==> flow/design.v (excerpt) <==
module tt_um_control_top #(
  parameter ADDRW = 24,
  parameter OPCODEW = 2,
  parameter REQ_QDEPTH = 4,
  parameter COMP_QDEPTH = 4
  ) (
    input  wire       ena,       
    input  wire       clk,       
    input  wire       rst_n,     
    input  wire [7:0] ui_in, 
    output wire [7:0] uo_out, 
    input  wire [7:0] uio_in,     
    output wire [7:0] uio_out, 
    output wire [7:0] uio_oe      
);
  wire [7:0] in_bus = ui_in | uio_in;
  wire mosi = in_bus[0];
  wire spi_clk = in_bus[1];
  wire cs_n = in_bus[2];
  wire bus_ready = in_bus[3];
  wire [2:0] ack_in = in_bus[6:4];   
  wire miso;
  wire [7:0] data_bus_out;
  wire data_bus_valid;
  wire [7:0] out_bus;
  assign out_bus[0] = miso;
  assign out_bus[6:1] = data_bus_out[6:1];
  assign out_bus[7] = data_bus_valid;
  assign uio_out = out_bus;
  assign uo_out = out_bus;
  assign uio_oe = 8'b0 & {8{&{1'b0, ena, in_bus[7], data_bus_out[7], data_bus_out[0], 
                              valid, serializer_err, curr_mode_top, counter_top}}};
  localparam AES_INSTRW = 3*ADDRW + OPCODEW;
  localparam SHA_INSTRW = 2*ADDRW + OPCODEW;
  wire valid;
  wire [OPCODEW-1:0] opcode;
  wire [ADDRW-1:0] key_addr;
  wire [ADDRW-1:0] text_addr;
  wire [ADDRW-1:0] dest_addr;
  wire req_q_valid;
  deserializer #(.ADDRW(ADDRW), .OPCODEW(OPCODEW)) 
  deserializer_inst(.clk(clk), .rst_n(rst_n), .spi_clk(spi_clk), .mosi(mosi), .cs_n(cs_n), 
                    .aes_ready_in(aes_queue_ready), .sha_ready_in(sha_queue_ready), 
                    .valid(valid), .opcode(opcode), .key_addr(key_addr), .text_addr(text_addr), 
                    .dest_addr(dest_addr), .valid_out(req_q_valid));
  wire aes_fsm_ready, sha_fsm_ready;
  wire [AES_INSTRW-1:0] instr_aes;
  wire [SHA_INSTRW-1:0] instr_sha;
  wire valid_out_aes, valid_out_sha;
  wire aes_queue_ready, sha_queue_ready;
  ...
For scale: about 860 flip-flops, about 43 I/O pins, ~37000 µm² of cells after synthesis.
==> flow/config.mk <==
export PLATFORM = sky130hd
export DESIGN_NAME = tt_um_control_top
export DESIGN_NICKNAME = tt_um_control_top
export VERILOG_FILES = /design/flow/design.v
export SDC_FILE = /design/flow/constraint.sdc
export NUM_CORES = 4
export LEC_CHECK = 0
export ABC_AREA = 1
export CAP_MARGIN = 0
export CORE_ASPECT_RATIO = 0.99
export CORE_MARGIN = 2
export CORE_UTILIZATION = 72
export CTS_CLUSTER_DIAMETER = 397
export CTS_CLUSTER_SIZE = 15
export HOLD_SLACK_MARGIN = 0.29
export PLACE_DENSITY_LB_ADDON = 0.03
export SETUP_SLACK_MARGIN = 0.84
export SLEW_MARGIN = 40
==> flow/constraint.sdc <==
create_clock -name core_clock -period 3.26 [get_ports {clk}]
set_input_delay 0.6520 -clock core_clock [delete_from_list [all_inputs] [get_ports {clk}]]
set_output_delay 0.6520 -clock core_clock [all_outputs]
set_load 0.01 [all_outputs]
run.sh (not shown) runs the stock make flow with config.mk's settings and CLKGATE_MAP_FILE=.
The starting point completed with no timing, DRC or antenna violations.
Next try:
Settings changed: ABC_AREA 1 to unset, CAP_MARGIN 0 to 20, CORE_ASPECT_RATIO 0.99 to unset, CORE_UTILIZATION 72 to 70, CTS_CLUSTER_DIAMETER 397 to unset, CTS_CLUSTER_SIZE 15 to 23, HOLD_SLACK_MARGIN 0.29 to unset, PLACE_DENSITY_LB_ADDON 0.03 to unset, SETUP_SLACK_MARGIN 0.84 to unset, SLEW_MARGIN 40 to 20.
=>
- The changed run finished clean
- power shrinks by 6.0%
- first-iteration DRC count went down by 19%
- register-to-register slack got worse by 0.28 ns
Next try:
Settings changed: CORE_UTILIZATION 70 to 64, CTS_CLUSTER_SIZE 23 to unset.
Clock period 3.26 ns to 14.7 ns, I/O delays scaled along.
Effect:
- The changed run ran to the end with no violations
- global-route usage came out lower by 5.2 points
- count of clock-buffer cells in the layout came out lower by 5
- die size came out higher by 9.2%
- setup slack improves by 7.9 ns
- total power came out lower by 78%
Next try:
Settings changed: CORE_ASPECT_RATIO set to 0.7, CORE_UTILIZATION 64 to 71, PLACE_DENSITY set to 0.37.
Clock period 14.7 ns to 9.82 ns, I/O delays scaled along.
After rerunning: First-iteration DRC count rises by about 34%; synthesized area stays the same; clock-buffer cell count falls by 16; hold slack is about the same; final area drops by 1.1%.

tt_um_control_top again, from the RTL that the note above started with.
## tt_um_control_top
module tt_um_control_top #(
  parameter ADDRW = 24,
  parameter OPCODEW = 2,
  parameter REQ_QDEPTH = 4,
  parameter COMP_QDEPTH = 4
  ) (
    input  wire       ena,       
    input  wire       clk,       
    input  wire       rst_n,     
    input  wire [7:0] ui_in, 
    output wire [7:0] uo_out, 
    input  wire [7:0] uio_in,     
    output wire [7:0] uio_out, 
    output wire [7:0] uio_oe      
);
export LEC_CHECK = 0
export ABC_AREA = 1
export CAP_MARGIN = 20
export CORE_MARGIN = 2
export CORE_UTILIZATION = 72
export CTS_CLUSTER_SIZE = 23
export HOLD_SLACK_MARGIN = 0.3
export PLACE_DENSITY_LB_ADDON = 0.2
export SETUP_SLACK_MARGIN = 0.89
export SLEW_MARGIN = 20
create_clock -name core_clock -period 3.26 [get_ports {clk}]
Then changed:
--- a/flow/config.mk
+++ b/flow/config.mk
@@ -9,8 +9,4 @@
 export CAP_MARGIN = 20
 export CORE_MARGIN = 2
-export CORE_UTILIZATION = 72
-export CTS_CLUSTER_SIZE = 23
-export HOLD_SLACK_MARGIN = 0.3
-export PLACE_DENSITY_LB_ADDON = 0.2
-export SETUP_SLACK_MARGIN = 0.89
+export CORE_UTILIZATION = 71
 export SLEW_MARGIN = 20
==> flow/constraint.sdc (replaced) <==
create_clock -name core_clock -period 4.64 [get_ports {clk}]
set_input_delay 0.9280 -clock core_clock [delete_from_list [all_inputs] [get_ports {clk}]]
set_output_delay 0.9280 -clock core_clock [all_outputs]
set_load 0.01 [all_outputs]
Outcome: Routed wire length went down by 4.7%. Clock skew went down by 0.016 ns. Global-route usage went down by 1.8 points. Worst hold slack degrades by 0.16 ns. Core utilization went down by 3.1 points. First-iteration DRC count went down by 6.8%. Clock power went down by 29%. Die size went up by 1.4%. Via count went down by 3.6%.
Then changed:
--- a/flow/config.mk
+++ b/flow/config.mk
@@ -6,7 +6,6 @@
 export NUM_CORES = 4
 export LEC_CHECK = 0
-export ABC_AREA = 1
 export CAP_MARGIN = 20
 export CORE_MARGIN = 2
-export CORE_UTILIZATION = 71
+export CORE_UTILIZATION = 8
 export SLEW_MARGIN = 20
==> flow/constraint.sdc (replaced) <==
create_clock -name core_clock -period 14.7 [get_ports {clk}]
set_input_delay 2.9400 -clock core_clock [delete_from_list [all_inputs] [get_ports {clk}]]
set_output_delay 2.9400 -clock core_clock [all_outputs]
set_load 0.01 [all_outputs]
Cell area grows by about 12%.
Synthesized area decreases by 4.4%.
Non-clock buffer count falls by 15.
Power decreases by 73%.
Count of clock-buffer cells in the layout shrinks by 5.
Setup slack gains 7.6 ns.
Power is estimated from default activity; no workload was simulated.
